==> try-umber: inputs <==
## PWU
module PWU 
( 
   va_rdy_o, pa_o, pa_vld_o, pa_fault_o, pw_c_va_o, pw_c_vld_o,
   l1_va_o, l1_cancel_o, l1_va_vld_o, ch_va_o, ch_va_vld_o,
   clk_i, resetn_i, va_i, va_vld_i, pa_rdy_i, pw_c_pa_i, l1_pa_i,
   l1_pa_vld_i, ch_fault_i
   );
   input logic clk_i;   
   input logic resetn_i;
   input logic [31:0] va_i;
   input logic        va_vld_i;
   output logic       va_rdy_o;
   output logic[27:0] pa_o;
   output logic       pa_vld_o;
   output logic       pa_fault_o;
   input logic        pa_rdy_i;
   output logic [31:0] pw_c_va_o;
   output logic        pw_c_vld_o;
   input logic [15:0]  pw_c_pa_i;
   output logic[27:0] l1_va_o;
   output logic       l1_cancel_o;
   output logic       l1_va_vld_o;
   input logic [31:0] l1_pa_i;
   input logic        l1_pa_vld_i;
   output logic[27:0] ch_va_o;
   output logic       ch_va_vld_o;
   input logic        ch_fault_i;
   logic [1:0]      walk_sel_reg;
   logic [3:0][1:0] walk_sel_pw00_03_reg;
   logic walkers_ready_s;
   logic walkers_stall_s;
   logic [3:0]       va_rdy_s;
   logic [3:0][27:0] pa_s;
   logic [3:0]       pa_vld_s;
   logic [3:0]       pa_fault_s;
   logic [3:0][31:0] pw_c_va_s;
   logic [3:0]       pw_c_vld_s;
   logic [3:0][27:0] l1_va_s;
   logic [3:0]       l1_cancel_s;
   logic [3:0]       l1_va_vld_s;
   logic [3:0][27:0] ch_va_s;
   logic [3:0]       ch_va_vld_s;
   logic [3:0]       stall_s;
   logic [3:0]       va_vld_s;
   always_ff@(posedge clk_i)
   begin
      if (!resetn_i)
      begin
	walk_sel_reg <= 2'h0;
	 for (int i=0; i<4;i++)
	   walk_sel_pw00_03_reg[i] <= 2'h0;
      end
      else
      begin
	 if (walkers_ready_s && va_vld_i && !walkers_stall_s)
	 begin
	    walk_sel_reg <= walk_sel_reg + 1; 
	 end
	 if (!walkers_stall_s)
	 begin
	    walk_sel_pw00_03_reg <= {walk_sel_pw00_03_reg[2:0], walk_sel_reg}; 
	 end
      end      
   end
   assign walkers_ready_s = va_rdy_s != 0;
   assign va_rdy_o = walkers_ready_s;
   always_comb
   begin
      va_vld_s = 4'h1;
      for (int i=0; i<4; i++)
	if (walk_sel_reg == i[1:0])
	begin
	   va_vld_s[i] = 1'b1;
	end
   end
  ...
make LEC_CHECK=0 CAP_MARGIN=20 CORE_MARGIN=2 CORE_UTILIZATION=40 SLEW_MARGIN=20 finish   # period 4.0 ns
run.sh (not shown) runs the stock make flow with config.mk's settings and CLKGATE_MAP_FILE=.
==> try-pepper: changes against try-umber <==
==> flow/constraint.sdc (replaced) <==
create_clock -name core_clock -period 3.45 [get_ports {clk_i}]
set_input_delay 0.6900 -clock core_clock [delete_from_list [all_inputs] [get_ports {clk_i}]]
set_output_delay 0.6900 -clock core_clock [all_outputs]
set_load 0.01 [all_outputs]
==> try-onyx: changes against try-umber <==
CORE_UTILIZATION = 72   (was 40)
CTS_CLUSTER_DIAMETER = 188   (was unset)
CTS_CLUSTER_SIZE = 26   (was unset)
MAX_ROUTING_LAYER = met4   (was unset)
PLACE_DENSITY_LB_ADDON = 0.2   (was unset)
SETUP_SLACK_MARGIN = 1.04   (was unset)
==> flow/constraint.sdc (replaced) <==
create_clock -name core_clock -period 3.49 [get_ports {clk_i}]
set_input_delay 0.6980 -clock core_clock [delete_from_list [all_inputs] [get_ports {clk_i}]]
set_output_delay 0.6980 -clock core_clock [all_outputs]
set_load 0.01 [all_outputs]
==> summary of the runs <==
Critical path depth: try-onyx is higher than try-pepper (2).
Cell area: try-onyx < try-umber < try-pepper.
try-pepper ran to the end with no violations. try-onyx went through all stages and came out clean. try-umber finished clean.
Synthesized cell count is the same in try-umber and try-onyx.
Flip-flop count is the same in try-onyx and try-umber.
Power, highest first: try-pepper, try-umber, try-onyx.
In try-pepper the sequential power is higher than in try-umber, by 16%.
Against try-onyx, the non-clock buffer count of try-umber is lower by 34.
Clock skew, highest first: try-onyx, try-umber, try-pepper.
Via count: try-onyx > try-umber > try-pepper.
Clock power, lowest first: try-onyx, try-umber, try-pepper.
First-iteration DRC count, lowest first: try-umber, try-pepper, try-onyx.

* * *

==> build 43 <==
==> flow/design.v <==
module walker( 
   va_rdy_o, pa_o, pa_vld_o, pa_fault_o, pw_c_va_o, pw_c_vld_o,
   l1_va_o, l1_cancel_o, l1_va_vld_o, ch_va_o, ch_va_vld_o, stall_o,
   clk_i, resetn_i, va_i, va_vld_i, pw_c_pa_i, l1_pa_i, l1_pa_vld_i,
   ch_fault_i, stall_i
   );
   input logic clk_i;   
   input logic resetn_i;
   input logic [31:0] va_i;
   input logic        va_vld_i;
   output logic       va_rdy_o;
   output logic[27:0] pa_o;
   output logic       pa_vld_o;
   output logic       pa_fault_o;
   output logic [31:0] pw_c_va_o;
   output logic        pw_c_vld_o;
   input logic [15:0]  pw_c_pa_i;
   output logic[27:0] l1_va_o;
   output logic       l1_cancel_o;
   output logic       l1_va_vld_o;
   input logic [31:0] l1_pa_i;
   input logic        l1_pa_vld_i;
   output logic[27:0] ch_va_o;
   output logic       ch_va_vld_o;
   input logic        ch_fault_i;
   output logic       stall_o;
   input logic        stall_i;
   logic [31:0] va_reg;
   logic [3:0]  pw00_03_va_vld_reg;
   logic        ld05_va_vld_reg;
   logic        cancel_fault_reg;
   logic [27:0] ld_va_reg;
   logic        va_rdy_reg;
   assign pw_c_va_o = va_reg;
   assign pw_c_vld_o = pw00_03_va_vld_reg[0];
   always_ff@(posedge clk_i)
   begin
      if (!resetn_i)
      begin
	 va_reg <= 32'h0;
	 pw00_03_va_vld_reg <= 4'h0;
	 ld_va_reg <= 28'h0;
      end
      else
      begin
	 if (!stall_o && !stall_i)
	 begin
	    if (va_vld_i && va_rdy_o) 
	    begin
	       va_reg <= va_i;
	    end
	    pw00_03_va_vld_reg[3:0] <= {pw00_03_va_vld_reg[2:0], va_vld_i && va_rdy_o};
	    ld_va_reg <= {pw_c_pa_i, va_reg[11:0]};	    
	 end
      end
   end
   assign va_rdy_o = va_rdy_reg || (pw00_03_va_vld_reg[3] && !stall_o && !stall_i);
   always @(posedge clk_i)
   begin
      if (!resetn_i)		 
	va_rdy_reg <= 1'b1;
      else
	begin	    
	   if (va_vld_i && (va_rdy_reg || va_rdy_o)) 
	     va_rdy_reg <= 1'b0;
	   else if (!va_rdy_reg && va_rdy_o)
	     va_rdy_reg <= 1'b1;
	end
   end
   assign l1_va_o     = ld_va_reg;
   assign l1_va_vld_o = pw00_03_va_vld_reg[2] && !stall_i;
   assign ch_va_o = ld_va_reg;
   assign ch_va_vld_o = pw00_03_va_vld_reg[2] && !stall_i;
   assign l1_cancel_o = ch_fault_i && !cancel_fault_reg && pw00_03_va_vld_reg[3];
   always@(posedge clk_i)
   begin
      if (!resetn_i)
      begin
	 cancel_fault_reg <= 1'b0;	 
	 ld05_va_vld_reg <= 1'b0;
      end
      else
      begin
	 if (!stall_o && !stall_i) 
	 begin	 
	    ld05_va_vld_reg <= pw00_03_va_vld_reg[3];
	 end
	 if (pw00_03_va_vld_reg[3])
	   cancel_fault_reg <= l1_cancel_o;
	 else if (cancel_fault_reg && l1_pa_vld_i && !stall_i)
	   cancel_fault_reg <= 1'b0;
      end
   end
   assign stall_o = !ch_fault_i && !l1_pa_vld_i && pw00_03_va_vld_reg[3]; 
   assign pa_o = {va_reg[31:16],l1_pa_i[11:0]};
   assign pa_vld_o = (l1_pa_vld_i || cancel_fault_reg) && pw00_03_va_vld_reg[3];
   assign pa_fault_o = cancel_fault_reg;
endmodule
module PWU 
( 
   va_rdy_o, pa_o, pa_vld_o, pa_fault_o, pw_c_va_o, pw_c_vld_o,
   l1_va_o, l1_cancel_o, l1_va_vld_o, ch_va_o, ch_va_vld_o,
   clk_i, resetn_i, va_i, va_vld_i, pa_rdy_i, pw_c_pa_i, l1_pa_i,
   l1_pa_vld_i, ch_fault_i
   );
   input logic clk_i;   
   input logic resetn_i;
   input logic [31:0] va_i;
   input logic        va_vld_i;
   output logic       va_rdy_o;
   output logic[27:0] pa_o;
   output logic       pa_vld_o;
   output logic       pa_fault_o;
   input logic        pa_rdy_i;
   output logic [31:0] pw_c_va_o;
   output logic        pw_c_vld_o;
   input logic [15:0]  pw_c_pa_i;
   output logic[27:0] l1_va_o;
   output logic       l1_cancel_o;
   output logic       l1_va_vld_o;
   input logic [31:0] l1_pa_i;
   input logic        l1_pa_vld_i;
   output logic[27:0] ch_va_o;
   output logic       ch_va_vld_o;
   input logic        ch_fault_i;
   logic [1:0]      walk_sel_reg;
   logic [3:0][1:0] walk_sel_pw00_03_reg;
   logic walkers_ready_s;
   logic walkers_stall_s;
   logic [3:0]       va_rdy_s;
   logic [3:0][27:0] pa_s;
   logic [3:0]       pa_vld_s;
   logic [3:0]       pa_fault_s;
   logic [3:0][31:0] pw_c_va_s;
   logic [3:0]       pw_c_vld_s;
   logic [3:0][27:0] l1_va_s;
   logic [3:0]       l1_cancel_s;
   logic [3:0]       l1_va_vld_s;
   logic [3:0][27:0] ch_va_s;
   logic [3:0]       ch_va_vld_s;
   logic [3:0]       stall_s;
   logic [3:0]       va_vld_s;
   always_ff@(posedge clk_i)
   begin
      if (!resetn_i)
      begin
	walk_sel_reg <= 2'h0;
	 for (int i=0; i<4;i++)
	   walk_sel_pw00_03_reg[i] <= 2'h0;
      end
      else
      begin
	 if (walkers_ready_s && va_vld_i && !walkers_stall_s)
	 begin
	    walk_sel_reg <= walk_sel_reg + 1; 
	 end
	 if (!walkers_stall_s)
	 begin
	    walk_sel_pw00_03_reg <= {walk_sel_pw00_03_reg[2:0], walk_sel_reg}; 
	 end
      end      
   end
   assign walkers_ready_s = va_rdy_s != 0;
   assign va_rdy_o = walkers_ready_s;
   always_comb
   begin
      va_vld_s = 4'h1;
      for (int i=0; i<4; i++)
	if (walk_sel_reg == i[1:0])
	begin
	   va_vld_s[i] = 1'b1;
	end
   end
   assign pw_c_vld_o = pw_c_vld_s[walk_sel_pw00_03_reg[0]];
   assign pw_c_va_o  = pw_c_va_s[walk_sel_pw00_03_reg[0]];
   assign l1_va_o     = l1_va_s[walk_sel_pw00_03_reg[2]];
   assign l1_va_vld_o = l1_va_vld_s[walk_sel_pw00_03_reg[2]];
   assign ch_va_o = ch_va_s[walk_sel_pw00_03_reg[2]];
   assign ch_va_vld_o = ch_va_vld_s[walk_sel_pw00_03_reg[2]];
   assign l1_cancel_o = l1_cancel_s[walk_sel_pw00_03_reg[3]];
   assign walkers_stall_s = stall_s != 0 || (pa_vld_o && !pa_rdy_i);
   generate
      for (genvar i=0; i<4; i++)
      begin
	 walker walker_inst( 
			    .va_rdy_o		(va_rdy_s[i]),	  
			    .pa_o		(pa_s[i]),	  
			    .pa_vld_o		(pa_vld_s[i]),	  
			    .pa_fault_o		(pa_fault_s[i]),  
			    .pw_c_va_o		(pw_c_va_s[i]),	  
			    .pw_c_vld_o		(pw_c_vld_s[i]),  
			    .l1_va_o		(l1_va_s[i]),	  
			    .l1_cancel_o	(l1_cancel_s[i]),  
			    .l1_va_vld_o	(l1_va_vld_s[i]),  
			    .ch_va_o		(ch_va_s[i]),	  
			    .ch_va_vld_o	(ch_va_vld_s[i]),  
			    .stall_o		(stall_s[i]),	  
			    .clk_i		(clk_i),
			    .resetn_i		(resetn_i),
			    .va_i		(va_i[31:0]),
			    .va_vld_i		(va_vld_s[i]),	  
			    .pw_c_pa_i		(pw_c_pa_i[15:0]),
			    .l1_pa_i		(l1_pa_i[31:0]),
			    .l1_pa_vld_i	(l1_pa_vld_i),
			    .ch_fault_i		(ch_fault_i),
			    .stall_i		(walkers_stall_s));  
      end
   endgenerate
   always_ff@(posedge clk_i)
   begin
      if (!resetn_i)
      begin
	 pa_o       <= 28'h0;
	 pa_vld_o   <= 1'b0;
	 pa_fault_o <= 1'b0;
      end
      else
      begin
	 if (pa_rdy_i || (!pa_rdy_i && !pa_vld_o))
	 begin
	    pa_o       <= pa_s[walk_sel_pw00_03_reg[3]];
	    pa_vld_o   <= pa_vld_s[walk_sel_pw00_03_reg[3]];
	    pa_fault_o <= pa_fault_s[walk_sel_pw00_03_reg[3]] || l1_pa_i[31:12] != 0; 
	 end
      end
   end
endmodule
==> flow/run.sh <==
#!/bin/bash
# the make line also repeats each setting of config.mk as NAME=value (left out here)
make -C /OpenROAD-flow-scripts/flow DESIGN_CONFIG=/design/flow/config.mk WORK_HOME=/design/flow/orfs CLKGATE_MAP_FILE= finish
==> flow/config.mk <==
export PLATFORM = sky130hd
export DESIGN_NAME = PWU
export DESIGN_NICKNAME = PWU
export VERILOG_FILES = /design/flow/design.v
export SDC_FILE = /design/flow/constraint.sdc
export NUM_CORES = 4
export LEC_CHECK = 0
export CAP_MARGIN = 20
export CORE_MARGIN = 2
export CORE_UTILIZATION = 66
export SLEW_MARGIN = 20
==> flow/constraint.sdc <==
create_clock -name core_clock -period 2.92 [get_ports {clk_i}]
set_input_delay 0.5840 -clock core_clock [delete_from_list [all_inputs] [get_ports {clk_i}]]
set_output_delay 0.5840 -clock core_clock [all_outputs]
set_load 0.01 [all_outputs]
==> build 22 (differences from build 43) <==
--- a/flow/config.mk
+++ b/flow/config.mk
@@ -7,5 +7,15 @@
 export LEC_CHECK = 0
+export ABC_AREA = 1
 export CAP_MARGIN = 20
-export CORE_MARGIN = 2
-export CORE_UTILIZATION = 66
+export CELL_PAD_IN_SITES_DETAIL_PLACEMENT = 2
+export CELL_PAD_IN_SITES_GLOBAL_PLACEMENT = 3
+export CORE_MARGIN = 10
+export CORE_UTILIZATION = 28
+export CTS_CLUSTER_DIAMETER = 274
+export GPL_ROUTABILITY_DRIVEN = 1
+export GPL_TIMING_DRIVEN = 0
+export HOLD_SLACK_MARGIN = 0.24
+export MIN_ROUTING_LAYER = met2
+export PLACE_DENSITY_LB_ADDON = 0.22
 export SLEW_MARGIN = 20
+export TNS_END_PERCENT = 35
==> flow/constraint.sdc (replaced) <==
create_clock -name core_clock -period 5.0 [get_ports {clk_i}]
set_input_delay 1.0000 -clock core_clock [delete_from_list [all_inputs] [get_ports {clk_i}]]
set_output_delay 1.0000 -clock core_clock [all_outputs]
set_load 0.01 [all_outputs]
==> build 9 (differences from build 43) <==
--- a/flow/config.mk
+++ b/flow/config.mk
@@ -7,5 +7,14 @@
 export LEC_CHECK = 0
+export ABC_AREA = 1
 export CAP_MARGIN = 20
-export CORE_MARGIN = 2
-export CORE_UTILIZATION = 66
+export CELL_PAD_IN_SITES_DETAIL_PLACEMENT = 2
+export CELL_PAD_IN_SITES_GLOBAL_PLACEMENT = 3
+export CORE_MARGIN = 10
+export CORE_UTILIZATION = 71
+export CTS_CLUSTER_DIAMETER = 274
+export GPL_ROUTABILITY_DRIVEN = 0
+export GPL_TIMING_DRIVEN = 0
+export HOLD_SLACK_MARGIN = 0.24
+export PLACE_DENSITY_LB_ADDON = 0.22
 export SLEW_MARGIN = 20
+export TNS_END_PERCENT = 80
==> flow/constraint.sdc (replaced) <==
create_clock -name core_clock -period 4.61 [get_ports {clk_i}]
set_input_delay 0.9220 -clock core_clock [delete_from_list [all_inputs] [get_ports {clk_i}]]
set_output_delay 0.9220 -clock core_clock [all_outputs]
set_load 0.01 [all_outputs]
==> build 26 (differences from build 43) <==
--- a/flow/config.mk
+++ b/flow/config.mk
@@ -9,3 +9,9 @@
 export CORE_MARGIN = 2
-export CORE_UTILIZATION = 66
-export SLEW_MARGIN = 20
+export CORE_UTILIZATION = 72
+export CTS_CLUSTER_DIAMETER = 188
+export CTS_CLUSTER_SIZE = 26
+export HOLD_SLACK_MARGIN = -0.09
+export MAX_ROUTING_LAYER = met4
+export PLACE_DENSITY_LB_ADDON = 0.2
+export SETUP_SLACK_MARGIN = 1.04
+export SLEW_MARGIN = 35
==> flow/constraint.sdc (replaced) <==
create_clock -name core_clock -period 3.49 [get_ports {clk_i}]
set_input_delay 0.6980 -clock core_clock [delete_from_list [all_inputs] [get_ports {clk_i}]]
set_output_delay 0.6980 -clock core_clock [all_outputs]
set_load 0.01 [all_outputs]
==> qor summary <==
metric                                                                                           build 22                 build 9               build 26                              build 43
Clock Sink Count                                                                                      304                       -                    304                                   304
Total track usage                                                                                  35.83%                       -                 39.30%                                28.74%
Worst-path maximum fanout                                                                              11                       -                      5                                     8
Outcome                                                                                    finished clean  stopped before the end         finished clean                        finished clean
Failing step                                                                                            -    3_1_place_gp_skip_io                      -                                     -
Mapped Avg Cell Area                                                                          7.199 sq um             7.199 sq um            9.731 sq um                           9.731 sq um
Switch share                                                                                       37.55%                       -                 26.72%                                23.36%
Count of H-tree levels built during CTS                                                                 2                       -                      1                                     1
IR drop worst, VDD                                                                              0.2316 mV                       -              0.4667 mV                             0.5331 mV
Die Y                                                                                            235.1 um                155.1 um               137.5 um                              143.5 um
Starting density of the core                                                                       28.43%                  72.13%                 73.95%                                66.60%
Register area                                                                              0.006086 sq mm                       -         0.006105 sq mm                        0.006093 sq mm
Beginning of the worst hold path                        genblk1[1].walker_inst.ld_va_reg[25]$_SDFFE_PN0N_                       -  pa_o[10]$_SDFFE_PN0P_  walk_sel_pw00_03_reg[3]$_SDFFE_PN0N_
Iteration tally of the first detailed-router pass                                                       6                       -                     10                                     5
DR WL met3                                                                                       28.24 mm                       -               5.651 mm                              2.124 mm
Non-clock buffer total of the final layout                                                            381                       -                    266                                   242
RSZ-0062 raised after global routing                                                                false                       -                   true                                  true
Portion of total power attributed to the clock network                                              31.5%                       -                  28.1%                                 40.2%
Worst-skew pair later-pin latency                                                                 0.59 ns                       -                0.50 ns                               0.53 ns
Power is estimated from default activity; no workload was simulated.
